==> build 53 <==
==> flow/design.v (excerpt) <==
module FPU_top_level
(
 input 	       clk,
 input 	       nrst,
 input  [31:0] floating_point1,
 input  [31:0] floating_point2,
 input  [2:0]  frm,
 input  [6:0]  funct7,
 output [31:0] floating_point_out,
 output [4:0]  flags
 );
Settings: LEC_CHECK=0, CAP_MARGIN=20, CORE_MARGIN=2, CORE_UTILIZATION=67, CTS_CLUSTER_SIZE=76, HOLD_SLACK_MARGIN=-0.08, SETUP_SLACK_MARGIN=-0.53, SLEW_MARGIN=20, TNS_END_PERCENT=5; clock period 9.47 ns.
run.sh (not shown) runs the stock make flow with config.mk's settings and CLKGATE_MAP_FILE=.
==> build 71: changes against build 53 <==
--- a/flow/config.mk
+++ b/flow/config.mk
@@ -8,8 +8,5 @@
 export CAP_MARGIN = 20
 export CORE_MARGIN = 2
-export CORE_UTILIZATION = 67
-export CTS_CLUSTER_SIZE = 76
-export HOLD_SLACK_MARGIN = -0.08
-export SETUP_SLACK_MARGIN = -0.53
+export CORE_UTILIZATION = 57
+export SETUP_SLACK_MARGIN = 1.29
 export SLEW_MARGIN = 20
-export TNS_END_PERCENT = 5
==> flow/constraint.sdc (replaced) <==
create_clock -name core_clock -period 9.5 [get_ports {clk}]
set_input_delay 1.9000 -clock core_clock [delete_from_list [all_inputs] [get_ports {clk}]]
set_output_delay 1.9000 -clock core_clock [all_outputs]
set_load 0.01 [all_outputs]
==> results.yml <==
# flow metrics
route:
  drtPass1Iterations: 8
  wirelength_um: 136000
  via_per_inst: 6.68
  drt_iter0_drc: 5115
die:
  taps: 773
status:
  status: "timing/DRC/antenna clean"
final_timing:
  fin_crit_sh: 0.871
  period_needed_ns: 8.28
layout:
  design_area_mm2: 0.0390
  buffers_excl_clock: 411
critical_path:
  path_max_fanout: 6
grt:
  grt_usage: 0.441
  grt_pass1_wl_um: 205000
clocking:
  cts_setup_buffers: 53
[end of results for build 71]
==> results.yml <==
# flow metrics
status:
  status: "complete, but fails checks"
  failed_checks: "setup timing"
layout:
  design_area_mm2: 0.0370
  buffers_excl_clock: 313
route:
  via_per_inst: 6.70
  route.layer.met1.wl_um: 43400
  drtPass1Iterations: 7
grt:
  grt_usage: 0.455
  grt_pass1_wl_um: 185000
final_timing:
  fin_ws_ns: -0.0168
  finalSetupViolCount: 1
  period_needed_ns: 9.49
die:
  taps: 672
clocking:
  cts_setup_buffers: 0
[end of results for build 53]

==> harbor <==
FPU_top_level again, from the RTL that the note above started with.
==> flow/config.mk <==
export PLATFORM = sky130hd
export DESIGN_NAME = FPU_top_level
export DESIGN_NICKNAME = FPU_top_level
export VERILOG_FILES = /design/flow/design.v
export SDC_FILE = /design/flow/constraint.sdc
export NUM_CORES = 4
export LEC_CHECK = 0
export CAP_MARGIN = 20
export CORE_MARGIN = 2
export CORE_UTILIZATION = 66
export CTS_CLUSTER_SIZE = 78
export HOLD_SLACK_MARGIN = 0.3
export SETUP_SLACK_MARGIN = -0.53
export SLEW_MARGIN = 20
export TNS_END_PERCENT = 5
==> flow/constraint.sdc <==
create_clock -name core_clock -period 9.47 [get_ports {clk}]
set_input_delay 1.8940 -clock core_clock [delete_from_list [all_inputs] [get_ports {clk}]]
set_output_delay 1.8940 -clock core_clock [all_outputs]
set_load 0.01 [all_outputs]
==> sierra: changes against harbor <==
- CTS_CLUSTER_DIAMETER: unset -> 254
- CTS_CLUSTER_SIZE: 78 -> unset
- HOLD_SLACK_MARGIN: 0.3 -> unset
- SETUP_SLACK_MARGIN: -0.53 -> -0.43
- TNS_END_PERCENT: 5 -> unset
==> flow/constraint.sdc (replaced) <==
create_clock -name core_clock -period 7.32 [get_ports {clk}]
set_input_delay 1.4640 -clock core_clock [delete_from_list [all_inputs] [get_ports {clk}]]
set_output_delay 1.4640 -clock core_clock [all_outputs]
set_load 0.01 [all_outputs]
==> qor summary <==
| item | sierra | harbor |
|---|---|---|
| Clock-pin slew of the registers on the worst-case setup and hold paths | 0.07 ns | 0.06 ns |
| Final worst-path setup slack | -0.837 ns | -0.130 ns |
| Overall via count from detail_route | 35,336 | 32,840 |
| Combinational cell area excluding buffers and inverters | 27,600 sq um | 27,200 sq um |
| Result of the run | complete, but fails checks | complete, but fails checks |
| Violated checks | setup timing | setup timing |
| Count of antenna diodes in the layout | 1 | 3 |
| Avg Vias per Cell | 6.87 | 6.66 |
| Launch instance of the worst register-to-register path | step1_to_step2[44] | step1_to_step2[43] |
| Violation count after the first detailed-routing iteration | 5,469 | 4,273 |

==> 11-13: inputs <==
FPU_top_level again, from the RTL that the note above started with.
make LEC_CHECK=0 CAP_MARGIN=20 CORE_MARGIN=2 CORE_UTILIZATION=72 CTS_CLUSTER_DIAMETER=381 CTS_CLUSTER_SIZE=74 PLACE_DENSITY=0.36 SLEW_MARGIN=40 TNS_END_PERCENT=5 finish   # period 5.55 ns
==> inputs of 11-24, as changes to 11-13 <==
Settings changed: CORE_UTILIZATION 72 to 58, CTS_CLUSTER_DIAMETER 381 to not set, CTS_CLUSTER_SIZE 74 to not set, PLACE_DENSITY 0.36 to not set, SETUP_SLACK_MARGIN set to 1.32, SLEW_MARGIN 40 to 20, TNS_END_PERCENT 5 to not set.
==> flow/constraint.sdc (replaced) <==
create_clock -name core_clock -period 6.55 [get_ports {clk}]
set_input_delay 1.3100 -clock core_clock [delete_from_list [all_inputs] [get_ports {clk}]]
set_output_delay 1.3100 -clock core_clock [all_outputs]
set_load 0.01 [all_outputs]
==> results <==
metric	11-13	11-24
Synthesis area per yosys	33,700 µm²	33,700 µm²
DPL Wire Length	111 mm	102 mm
FP Rows	79	88
Die Y-Extent	220 µm	245 µm
Cts-stage hold buffer count	0	0
Post-cts repair resize count	148	613
Cell count after placement	5,347	5,291
Number of sinks driven by the clock tree	113	113
Run status	aborted with a tool error	failed layout checks
Stage where the flow stopped	5_1_grt	-
Reasons for failing layout checks	-	negative setup slack
Total die area	48,500 µm²	60,000 µm²
Starting Density	0.726	0.585
Placed instance area	40,400 µm²	39,500 µm²
Post-synthesis instance area	33,700 µm²	33,700 µm²
Clock Path Buffers	2	2
Final GP Congestion	1.11	1.04
Dpl ws	-3.06 ns	-2.24 ns
# IOs	113	113
# Post-CTS Setup Buffers	33	148
IO buf count	111	111
Core area	46,400 µm²	57,600 µm²
DIE WIDTH	220 µm	245 µm
CTS buffer count	17	17

==> xenon: inputs <==
Starting RTL as in the previous note.
export LEC_CHECK = 0
export CAP_MARGIN = 15
export CELL_PAD_IN_SITES_GLOBAL_PLACEMENT = 1
export CORE_ASPECT_RATIO = 1.59
export CORE_MARGIN = 4
export CORE_UTILIZATION = 47
export CTS_CLUSTER_DIAMETER = 224
export CTS_CLUSTER_SIZE = 43
export GPL_ROUTABILITY_DRIVEN = 1
export GPL_TIMING_DRIVEN = 1
export HOLD_SLACK_MARGIN = -0.03
export MAX_ROUTING_LAYER = met5
export PLACE_DENSITY = 0.67
export SLEW_MARGIN = 20
export TNS_END_PERCENT = 60
create_clock -name core_clock -period 10.5 [get_ports {clk}]
==> indigo: changes against xenon <==
- CAP_MARGIN: 15 -> 20
- CELL_PAD_IN_SITES_GLOBAL_PLACEMENT: 1 -> not set
- CORE_ASPECT_RATIO: 1.59 -> not set
- CORE_MARGIN: 4 -> 2
- CORE_UTILIZATION: 47 -> 57
- CTS_CLUSTER_DIAMETER: 224 -> not set
- CTS_CLUSTER_SIZE: 43 -> not set
- GPL_ROUTABILITY_DRIVEN: 1 -> not set
- GPL_TIMING_DRIVEN: 1 -> not set
- HOLD_SLACK_MARGIN: -0.03 -> not set
- MAX_ROUTING_LAYER: met5 -> not set
- PLACE_DENSITY: 0.67 -> not set
- SETUP_SLACK_MARGIN: not set -> -0.53
- TNS_END_PERCENT: 60 -> not set
==> flow/constraint.sdc (replaced) <==
create_clock -name core_clock -period 6.55 [get_ports {clk}]
set_input_delay 1.3100 -clock core_clock [delete_from_list [all_inputs] [get_ports {clk}]]
set_output_delay 1.3100 -clock core_clock [all_outputs]
set_load 0.01 [all_outputs]
==> ember: changes against xenon <==
- CAP_MARGIN: 15 -> 20
- CELL_PAD_IN_SITES_GLOBAL_PLACEMENT: 1 -> not set
- CORE_ASPECT_RATIO: 1.59 -> not set
- CORE_MARGIN: 4 -> 2
- CORE_UTILIZATION: 47 -> 64
- CTS_CLUSTER_DIAMETER: 224 -> not set
- CTS_CLUSTER_SIZE: 43 -> 97
- GPL_ROUTABILITY_DRIVEN: 1 -> not set
- GPL_TIMING_DRIVEN: 1 -> not set
- HOLD_SLACK_MARGIN: -0.03 -> not set
- MAX_ROUTING_LAYER: met5 -> not set
- PLACE_DENSITY: 0.67 -> not set
- TNS_END_PERCENT: 60 -> not set
==> flow/constraint.sdc (replaced) <==
create_clock -name core_clock -period 6.55 [get_ports {clk}]
set_input_delay 1.3100 -clock core_clock [delete_from_list [all_inputs] [get_ports {clk}]]
set_output_delay 1.3100 -clock core_clock [all_outputs]
set_load 0.01 [all_outputs]
==> summary of the runs <==
- xenon ran to the end with no violations. indigo completed and failed the layout checks on setup timing. ember never finished: it broke off in global routing (5_1_grt).
- Between indigo and xenon, the lower sequential share of layout area is in indigo (gap 0.76 points).
- Against indigo, the non-clock buffer count of xenon is lower by 378.
- Between indigo and xenon, the lower cell count is in xenon (gap about 4%, measured against xenon).
- Die area, highest first: xenon, indigo, ember.
- Of xenon and indigo, indigo has the higher core utilization (gap 18 points).
==> figures <==
Slew at the pin closest to its max-slew limit: indigo 1143 ps; xenon 1235 ps; ember -
Number of gates on the worst path with buffers counted: indigo 26; xenon 28; ember -
Ratio of final minimum period to clock period: indigo 116.4%; xenon 93.50%; ember -
Reg-to-Reg End: indigo step2_to_step3[32]$_DFF_PN0_; xenon step2_to_step3[5]$_DFF_PN0_; ember -
Finished Cell Area: indigo 0.04066 sq mm; xenon 0.03666 sq mm; ember -
Routed wl met3: indigo 13.90 mm; xenon 8.400 mm; ember -
Signal inverters: indigo 642; xenon 642; ember -
Diodes inserted: indigo 1; xenon 1; ember -
Status: indigo complete, but fails checks; xenon complete, no violations; ember aborted with a tool error
Stage where the flow stopped: indigo -; xenon -; ember global routing (5_1_grt)
Reasons for failing layout checks: indigo setup timing; xenon -; ember -

==> try-juniper: inputs <==
FPU_top_level again, from the RTL that the note above started with.
Settings: LEC_CHECK=0, CAP_MARGIN=20, CORE_MARGIN=2, CORE_UTILIZATION=70, CTS_CLUSTER_DIAMETER=381, CTS_CLUSTER_SIZE=34, SLEW_MARGIN=20, TNS_END_PERCENT=5; clock period 5.55 ns.
==> try-raven (differences from try-juniper) <==
--- a/flow/config.mk
+++ b/flow/config.mk
@@ -8,7 +8,4 @@
 export CAP_MARGIN = 20
 export CORE_MARGIN = 2
-export CORE_UTILIZATION = 70
-export CTS_CLUSTER_DIAMETER = 381
-export CTS_CLUSTER_SIZE = 34
+export CORE_UTILIZATION = 53
 export SLEW_MARGIN = 20
-export TNS_END_PERCENT = 5
==> flow/constraint.sdc (replaced) <==
create_clock -name core_clock -period 9.33 [get_ports {clk}]
set_input_delay 1.8660 -clock core_clock [delete_from_list [all_inputs] [get_ports {clk}]]
set_output_delay 1.8660 -clock core_clock [all_outputs]
set_load 0.01 [all_outputs]
==> try-xenon (differences from try-juniper) <==
--- a/flow/config.mk
+++ b/flow/config.mk
@@ -8,7 +8,6 @@
 export CAP_MARGIN = 20
 export CORE_MARGIN = 2
-export CORE_UTILIZATION = 70
-export CTS_CLUSTER_DIAMETER = 381
-export CTS_CLUSTER_SIZE = 34
+export CORE_UTILIZATION = 72
+export CTS_CLUSTER_DIAMETER = 331
+export CTS_CLUSTER_SIZE = 98
 export SLEW_MARGIN = 20
-export TNS_END_PERCENT = 5
==> flow/constraint.sdc (replaced) <==
create_clock -name core_clock -period 10.0 [get_ports {clk}]
set_input_delay 2.0000 -clock core_clock [delete_from_list [all_inputs] [get_ports {clk}]]
set_output_delay 2.0000 -clock core_clock [all_outputs]
set_load 0.01 [all_outputs]
==> impl_metrics.env <==
# source this file to load flow results
export IMPL_outcome="stopped before the end"
export IMPL_lastStage="5_1_grt"
export IMPL_tool_error="[ERROR GRT-0232] Routing congestion too high. Check the congestion heatmap in the GUI."
export IMPL_core_area_sq_um=47600
export IMPL_postCtsSetupBuffers=63
export IMPL_dp_cells=5268
export IMPL_initial_core_util_pct=70.7
export IMPL_met2_usage_pct=91.8
export IMPL_rows=80
export IMPL_grtUsageMet1_pct=77.9
export IMPL_dieArea_sq_um=49900
export IMPL_placed_area_sq_um=39800
export IMPL_met3_usage_pct=64.2
export IMPL_overflow=54
[end of results for try-juniper]
==> impl_metrics.env <==
# implementation run metrics
export IMPL_dieArea_sq_um=65600
export IMPL_outcome="finished clean"
export IMPL_core_area_sq_um=63000
export IMPL_met3_usage_pct=7.27
export IMPL_grtUsageMet1_pct=50.5
export IMPL_dp_cells=5078
export IMPL_rows=92
export IMPL_placed_area_sq_um=36600
export IMPL_floorplan_nets=5013
export IMPL_postCtsSetupBuffers=0
export IMPL_initial_core_util_pct=53.5
export IMPL_comb_cells=3152
[end of results for try-raven]
==> impl_metrics.env <==
# implementation run metrics
export IMPL_outcome="finished clean"
export IMPL_met3_usage_pct=18.3
export IMPL_initial_core_util_pct=72.6
export IMPL_overflow=0
export IMPL_dp_cells=4804
export IMPL_met2_usage_pct=77.6
export IMPL_grtUsageMet1_pct=62.1
export IMPL_postCtsSetupBuffers=0
export IMPL_rows=79
export IMPL_placed_area_sq_um=35900
export IMPL_dieArea_sq_um=48500
[end of results for try-xenon]

==> inputs of delta <==
FPU_top_level again, from the RTL that the note above started with.
## FPU_top_level
module FPU_top_level
(
 input 	       clk,
 input 	       nrst,
 input  [31:0] floating_point1,
 input  [31:0] floating_point2,
 input  [2:0]  frm,
 input  [6:0]  funct7,
 output [31:0] floating_point_out,
 output [4:0]  flags
 );
==> flow/config.mk <==
export PLATFORM = sky130hd
export DESIGN_NAME = FPU_top_level
export DESIGN_NICKNAME = FPU_top_level
export VERILOG_FILES = /design/flow/design.v
export SDC_FILE = /design/flow/constraint.sdc
export NUM_CORES = 4
export LEC_CHECK = 0
export ABC_AREA = 0
export CAP_MARGIN = 30
export CORE_ASPECT_RATIO = 1.28
export CORE_MARGIN = 6
export CORE_UTILIZATION = 34
export CTS_CLUSTER_DIAMETER = 153
export CTS_CLUSTER_SIZE = 93
export MAX_ROUTING_LAYER = met4
export MIN_ROUTING_LAYER = met2
export PLACE_DENSITY_LB_ADDON = 0.03
export SLEW_MARGIN = 15
==> flow/constraint.sdc <==
create_clock -name core_clock -period 12.7 [get_ports {clk}]
set_input_delay 2.5400 -clock core_clock [delete_from_list [all_inputs] [get_ports {clk}]]
set_output_delay 2.5400 -clock core_clock [all_outputs]
set_load 0.01 [all_outputs]
==> yarrow: changes against delta <==
- ABC_AREA: 0 -> not set
- CAP_MARGIN: 30 -> 20
- CORE_ASPECT_RATIO: 1.28 -> not set
- CORE_MARGIN: 6 -> 2
- CORE_UTILIZATION: 34 -> 66
- CTS_CLUSTER_DIAMETER: 153 -> 364
- CTS_CLUSTER_SIZE: 93 -> 39
- MIN_ROUTING_LAYER: met2 -> not set
- PLACE_DENSITY_LB_ADDON: 0.03 -> not set
- SLEW_MARGIN: 15 -> 20
==> flow/constraint.sdc (replaced) <==
create_clock -name core_clock -period 7.48 [get_ports {clk}]
set_input_delay 1.4960 -clock core_clock [delete_from_list [all_inputs] [get_ports {clk}]]
set_output_delay 1.4960 -clock core_clock [all_outputs]
set_load 0.01 [all_outputs]
==> qor summary <==
                                                        delta                  yarrow
Y dimension of the die                                 368.0 µm                229.9 µm
Area fraction in compound gates after synthesis          0.1728                  0.1728
CTS sink count                                              113                     113
Outcome                                timing/DRC/antenna clean  stopped before the end
Stage where the flow stopped                                  -                 5_1_grt
Placer's final routability congestion estimate            1.112                   1.059
Minimum setup slack after placement                    1.052 ns               -1.762 ns
Die footprint                                        106800 µm²               52840 µm²
Post-CTS setup-driven buffer insertion count                  0                      95
Post-DP HPWL                                           127.8 mm                103.2 mm
Area share of and/or/nand/nor cells after synthesis      0.2050                  0.2050
Post-synthesis cell count from yosys                       4220                    4220
Core Rows                                                   130                      82
Placed instance area                                  36540 µm²               38210 µm²
Count of placed standard cells including taps              5506                    5104
Share of the core filled by cells before placement       0.3433                  0.6698
Standard cell core area                               98080 µm²               50270 µm²
Number of buffers inserted by port buffering                111                     111
Resize count post-CTS                                         0                     301
Die Width                                              290.2 µm                229.9 µm
